==> flow/design.v (excerpt) <==
module fp2_sub_add_correction
#(
  parameter RADIX = 32,
  parameter DIGITS = 14,
  parameter DIGITS_LOG = ( 
  (DIGITS <= 2) ? 1 : 
  (DIGITS <= 4) ? 2 : 
  (DIGITS <= 8) ? 3 : 
  (DIGITS <= 16) ? 4 : 
  (DIGITS <= 32) ? 5 : 
  (DIGITS <= 64) ? 6 : 
  (DIGITS <= 128) ? 7 : 
  (DIGITS <= 256) ? 8 : 
  (DIGITS <= 512) ? 9 : 
  (DIGITS <= 1024) ? 10 : 
  (DIGITS <= 2048) ? 11 : 
  (DIGITS <= 4096) ? 12 : 
  (DIGITS <= 8192) ? 13 : 
  (DIGITS <= 16384) ? 14 : 
  (DIGITS <= 32768) ? 15 : 
  (DIGITS <= 65536) ? 16 : 
  (DIGITS <= 131072) ? 17 : 
  (DIGITS <= 262144) ? 18 : 
  (DIGITS <= 524288) ? 19 : 
  (DIGITS <= 1048576) ? 20 : 
  (DIGITS <= 2097152) ? 21 : 
  (DIGITS <= 4194304) ? 22 : 
  (DIGITS <= 8388608) ? 23 : 
  (DIGITS <= 16777216) ? 24 : 
  (DIGITS <= 33554432) ? 25 : 
  (DIGITS <= 67108864) ? 26 : 
  (DIGITS <= 134217728) ? 27 : 
  (DIGITS <= 268435456) ? 28 : 
  (DIGITS <= 536870912) ? 29 : 
  (DIGITS <= 1073741824) ? 30 : 
  -1), 
  parameter FILE_CONST_PX2 = "px2.mem",
  parameter FILE_CONST_PX4 = "px4.mem"
)
(
  input wire start,
  input wire rst,
  input wire clk,
  input wire [2:0] cmd,  
  input wire extension_field_op,  
  output wire mem_a_0_rd_en,
  output wire [DIGITS_LOG-1:0] mem_a_0_rd_addr,
  input  wire [RADIX-1:0] mem_a_0_dout,
  output wire mem_a_1_rd_en,
  output wire [DIGITS_LOG-1:0] mem_a_1_rd_addr,
  input  wire [RADIX-1:0] mem_a_1_dout,
  output wire mem_b_0_rd_en,
  output wire [DIGITS_LOG-1:0] mem_b_0_rd_addr,
  input  wire [RADIX-1:0] mem_b_0_dout,
  output wire mem_b_1_rd_en,
  output wire [DIGITS_LOG-1:0] mem_b_1_rd_addr,
  input  wire [RADIX-1:0] mem_b_1_dout,
  output wire px2_mem_rd_en,
  output wire [DIGITS_LOG-1:0] px2_mem_rd_addr,
  input  wire [RADIX-1:0] px2_mem_dout,
  output wire px4_mem_rd_en,
  output wire [DIGITS_LOG-1:0] px4_mem_rd_addr,
  input  wire [RADIX-1:0] px4_mem_dout,
  input wire mem_c_0_rd_en,
  input wire [DIGITS_LOG-1:0] mem_c_0_rd_addr,
  output  wire [RADIX-1:0] mem_c_0_dout,
  input wire mem_c_1_rd_en,
  input wire [DIGITS_LOG-1:0] mem_c_1_rd_addr,
  output  wire [RADIX-1:0] mem_c_1_dout,
  output reg busy,
  output reg done
);
wire left_adder_start;
wire left_adder_digit_in_valid;
wire left_adder_carry_in;
  ...
Settings: LEC_CHECK=0, ABC_AREA=1, CAP_MARGIN=20, CORE_MARGIN=2, CORE_UTILIZATION=72, CTS_CLUSTER_SIZE=10, PLACE_DENSITY_LB_ADDON=0.09, SETUP_SLACK_MARGIN=0.22, SLEW_MARGIN=20; clock period 4.78 ns.
run.sh (not shown) runs the stock make flow with config.mk's settings and CLKGATE_MAP_FILE=.
The baseline finished with timing, DRC and antenna clean.
Change:
Settings changed: ABC_AREA 1 to default, CORE_UTILIZATION 72 to 25, CTS_CLUSTER_SIZE 10 to default, PLACE_DENSITY from default to 0.6, PLACE_DENSITY_LB_ADDON 0.09 to default, SETUP_SLACK_MARGIN 0.22 to default.
Clock period 4.78 ns to 7.39 ns, I/O delays scaled along.
Effect: Power drops by well over a third; setup slack improves by 1100 ps; count of clock-buffer cells in the layout shrinks by 126.
Change:
Settings changed: ABC_AREA from default to 1, CORE_UTILIZATION 25 to 65, CTS_CLUSTER_DIAMETER from default to 328.
Clock period 7.39 ns to 2.71 ns, I/O delays scaled along.
Outcome: The changed run completed and failed the layout checks on setup timing; global-route usage climbs by 29 points; design area grows by 13%; via count grows by 41%; cell count is higher by 8.2%; setup slack degrades by 1700 ps.
Change:
Settings changed: ABC_AREA 1 to default, CORE_UTILIZATION 65 to 72, CTS_CLUSTER_DIAMETER 328 to default, CTS_CLUSTER_SIZE from default to 14, PLACE_DENSITY 0.6 to default, SETUP_SLACK_MARGIN from default to 0.75.
Clock period 2.71 ns to 3.08 ns, I/O delays scaled along.
With this change the flow did not get past global routing.
Synthesized area is lower by 2.0%.
Die size goes down by 11%.
Synthesized cell count goes down by 33%.
Change:
Settings changed: CORE_UTILIZATION 72 to 71, CTS_CLUSTER_SIZE 14 to default, SETUP_SLACK_MARGIN 0.75 to default.
Clock period 3.08 ns to 4.1 ns, I/O delays scaled along.
Outcome: With this change the flow finished clean. Area after synthesis is unchanged. Synthesized cell count stays the same. Die area went up by 1.4%.
Change:
Settings changed: CORE_UTILIZATION 71 to 72, CTS_CLUSTER_SIZE from default to 13, SETUP_SLACK_MARGIN from default to -0.32.
Clock period 4.1 ns to 3.3 ns, I/O delays scaled along.
=>
- This time the run ended with an error in global routing
- die size came out lower by about 1.4%
- synthesized area does not change
- synthesized cell count does not change

* * *

## yarrow
Starting RTL as in the previous note.
Settings: LEC_CHECK=0, CAP_MARGIN=0, CELL_PAD_IN_SITES_DETAIL_PLACEMENT=2, CORE_MARGIN=8, CORE_UTILIZATION=38, CTS_CLUSTER_DIAMETER=147, GPL_ROUTABILITY_DRIVEN=0, MAX_ROUTING_LAYER=met4, PLACE_DENSITY=0.44, SETUP_SLACK_MARGIN=2.34, SLEW_MARGIN=20; clock period 8.64 ns.
Per the final summary, yarrow finished and its layout is clean on timing, DRC and antenna.
--- input diff yarrow..willow ---
Settings: swapping 38 for 70 in CORE_UTILIZATION; swapping 0 for 20 in CAP_MARGIN; swapping 8 for 2 in CORE_MARGIN; clearing PLACE_DENSITY, which used to be 0.44; swapping 2.34 for 0.44 in SETUP_SLACK_MARGIN; clearing CTS_CLUSTER_DIAMETER, which used to be 147; clearing MAX_ROUTING_LAYER, which used to be met4; clearing CELL_PAD_IN_SITES_DETAIL_PLACEMENT, which used to be 2; clearing GPL_ROUTABILITY_DRIVEN, which used to be 0; swapping 8.64 for 2.68 in the clock period (ns, I/O delays scaled along).
Notes after the runs:
Summary — number of gates given a new drive strength after cts, willow relative to yarrow: higher, by 236. Diff willow..yarrow | compound-gate portion of the synthesized area | unchanged. willow did not finish; the tool stopped in 5_1_grt with error GRT-0232. willow vs yarrow — placed wire-length estimate dropped about 4.3%. Delta (willow minus yarrow): synthesized cell count roughly the same; chip area lower; number of cells in the design after placement lower.
--- input diff willow..garnet ---
Settings: a change of SETUP_SLACK_MARGIN from 0.44 to 0.41; an added PLACE_DENSITY of 0.6; a change of CORE_UTILIZATION from 70 to 40; a change of the clock period (ns, I/O delays scaled along) from 2.68 to 4.82.
### Flow results
Per the final summary, garnet finished and its layout is clean on timing, DRC and antenna. Weighted congestion at the end of routability-driven global placement up 0.0077 in garnet wrt willow. garnet vs willow — total number of placement rows climbed by more than a quarter. Looking at garnet and willow, the XOR/XNOR share of the synthesized area is a wash.
--- input diff garnet..indigo ---
Settings: a change of CORE_UTILIZATION from 40 to 56; a deleted SETUP_SLACK_MARGIN that had been 0.41; a change of the clock period (ns, I/O delays scaled along) from 4.82 to 2.71.
### Flow results
To summarise indigo: no stage aborted, but the layout did not pass its checks, failing on negative setup slack.
Sort garnet and indigo by number of cells on the worst hold path asc -> top: garnet
Between garnet and indigo, the logic depth of the worst setup path including buffers is higher for indigo.
indigo reports its capturing instance or port of the critical path as fp_right_adder_inst.adder_carry_in while garnet reports mem_c_1_dout[8].
Clock-pin slew reported for the worst setup and hold paths after clock tree synthesis: indigo vs garnet, no meaningful difference
The number of combinational gates with multiple inputs was comparable across garnet and indigo.

* * *

run 1:
Starting RTL as in the previous note.
Design fp2_sub_add_correction, start of the top module:
module fp2_sub_add_correction
#(
  parameter RADIX = 32,
  parameter DIGITS = 14,
  parameter DIGITS_LOG = ( 
  (DIGITS <= 2) ? 1 : 
  (DIGITS <= 4) ? 2 : 
  (DIGITS <= 8) ? 3 : 
  (DIGITS <= 16) ? 4 : 
  (DIGITS <= 32) ? 5 : 
  (DIGITS <= 64) ? 6 : 
  (DIGITS <= 128) ? 7 : 
  (DIGITS <= 256) ? 8 : 
  (DIGITS <= 512) ? 9 : 
  (DIGITS <= 1024) ? 10 : 
  (DIGITS <= 2048) ? 11 : 
  (DIGITS <= 4096) ? 12 : 
  (DIGITS <= 8192) ? 13 : 
  (DIGITS <= 16384) ? 14 : 
  (DIGITS <= 32768) ? 15 : 
  (DIGITS <= 65536) ? 16 : 
  (DIGITS <= 131072) ? 17 : 
  (DIGITS <= 262144) ? 18 : 
  (DIGITS <= 524288) ? 19 : 
  (DIGITS <= 1048576) ? 20 : 
  (DIGITS <= 2097152) ? 21 : 
  (DIGITS <= 4194304) ? 22 : 
  (DIGITS <= 8388608) ? 23 : 
  (DIGITS <= 16777216) ? 24 : 
  (DIGITS <= 33554432) ? 25 : 
  (DIGITS <= 67108864) ? 26 : 
  (DIGITS <= 134217728) ? 27 : 
  (DIGITS <= 268435456) ? 28 : 
  (DIGITS <= 536870912) ? 29 : 
  (DIGITS <= 1073741824) ? 30 : 
  -1), 
  parameter FILE_CONST_PX2 = "px2.mem",
  parameter FILE_CONST_PX4 = "px4.mem"
)
(
  input wire start,
  input wire rst,
  input wire clk,
  input wire [2:0] cmd,  
  input wire extension_field_op,  
  output wire mem_a_0_rd_en,
  output wire [DIGITS_LOG-1:0] mem_a_0_rd_addr,
  input  wire [RADIX-1:0] mem_a_0_dout,
  output wire mem_a_1_rd_en,
  output wire [DIGITS_LOG-1:0] mem_a_1_rd_addr,
  input  wire [RADIX-1:0] mem_a_1_dout,
  output wire mem_b_0_rd_en,
  output wire [DIGITS_LOG-1:0] mem_b_0_rd_addr,
  input  wire [RADIX-1:0] mem_b_0_dout,
  output wire mem_b_1_rd_en,
  output wire [DIGITS_LOG-1:0] mem_b_1_rd_addr,
  input  wire [RADIX-1:0] mem_b_1_dout,
  output wire px2_mem_rd_en,
  output wire [DIGITS_LOG-1:0] px2_mem_rd_addr,
  input  wire [RADIX-1:0] px2_mem_dout,
  output wire px4_mem_rd_en,
  output wire [DIGITS_LOG-1:0] px4_mem_rd_addr,
  input  wire [RADIX-1:0] px4_mem_dout,
  input wire mem_c_0_rd_en,
  input wire [DIGITS_LOG-1:0] mem_c_0_rd_addr,
  output  wire [RADIX-1:0] mem_c_0_dout,
  input wire mem_c_1_rd_en,
  input wire [DIGITS_LOG-1:0] mem_c_1_rd_addr,
  output  wire [RADIX-1:0] mem_c_1_dout,
  output reg busy,
  output reg done
);
Settings: LEC_CHECK=0, ABC_AREA=1, CAP_MARGIN=20, CORE_MARGIN=2, CORE_UTILIZATION=72, CTS_CLUSTER_SIZE=14, PLACE_DENSITY=0.6, SLEW_MARGIN=20; clock period 4.78 ns.
Nothing crashed in run 1 and all stages finished; the problem is that the final layout failed, the offending checks being negative setup slack.
Modified inputs, run 2 compared to run 1
Settings: a change of CTS_CLUSTER_SIZE from 14 to 35; a deleted ABC_AREA that had been 1; a change of CORE_UTILIZATION from 72 to 70; a change of the clock period (ns, I/O delays scaled along) from 4.78 to 2.68.
Results
- The log for run 2 ends in 5_1_grt with error GRT-0232, so the run never completed.
- Although run 1 finished all stages, its layout failed final checks on negative setup slack.
- Run 2 -> run 1: sink count of the clock tree delta 0, exact match
- Lower area figure in the yosys stat output was reported by run 2, not run 1.
- Delta (run 2 minus run 1): number of buffers created by CTS lost about 1%, AND-OR/OR-AND share of the synthesized area decreased by 1.6 points relative to the old numbers.
- Comparing run 1 and run 2, post-placement setup slack is higher on run 1.
- Relative to run 1, final estimated routing congestion in global placement has increased by 0.54% in run 2.
Setup changes, run 2 to run 3
Settings: an added HOLD_SLACK_MARGIN of 0.27; a change of CTS_CLUSTER_SIZE from 35 to 13; a deleted PLACE_DENSITY that had been 0.6; an added SETUP_SLACK_MARGIN of 0.69; a change of the clock period (ns, I/O delays scaled along) from 2.68 to 2.85.
## What came out
The flow ended early for run 3: it failed with a tool error in 4_1_cts.
Taking run 2 as the reference, in run 3 synthesis area per yosys held steady, count of flip-flops with a built-in enable after synthesis held steady, overall chip area held steady, placement-stage worst setup slack grew by 0.13 ns.
Run 3 and run 2 ended up with roughly the same total placed instance area.
As far as synthesized net count goes, run 3 and run 2 are indistinguishable; the numbers are identical.
Reported for run 2 and run 3, average instance area after synthesis turned out identical to the last digit.
Changes observed in run 3 relative to run 2: HPWL after detailed placement now smaller, number of placed cells counting well taps went down, total I/O pin count flat, weighted congestion at the end of routability-driven global placement increased by 0.025 relative to the old numbers.
Changes in run 4 relative to run 3:
Settings: SETUP_SLACK_MARGIN no longer set, was 0.69; GPL_ROUTABILITY_DRIVEN now 1, previously not set; HOLD_SLACK_MARGIN no longer set, was 0.27; PLACE_DENSITY now 0.58, previously not set; CORE_UTILIZATION now 22, was 70; CTS_CLUSTER_SIZE no longer set, was 13; the clock period (ns, I/O delays scaled along) now 6.44, was 2.85.
Findings:
The flow did not stop early for run 4: all stages ran, and the layout cleared the timing, DRC and antenna checks.
Diff run 3..run 4 | simple-gate portion of the synthesized area | unchanged
Floorplan die height in run 4 is 280 um higher than in run 3
Relative to run 3, worst slack at placement has increased by 2.07 ns in run 4.
Run 4 against run 3; final weighted congestion of routability-driven global placement is down by more than 10%.
Die area, run 4 vs run 3: up by more than 100%
Compared with run 3, run 4 shows detailed-placement wirelength estimate that has gone up slightly.
Looking at effective utilization at floorplan, run 4 sits below run 3.
Power and IR drop assume default switching activity.
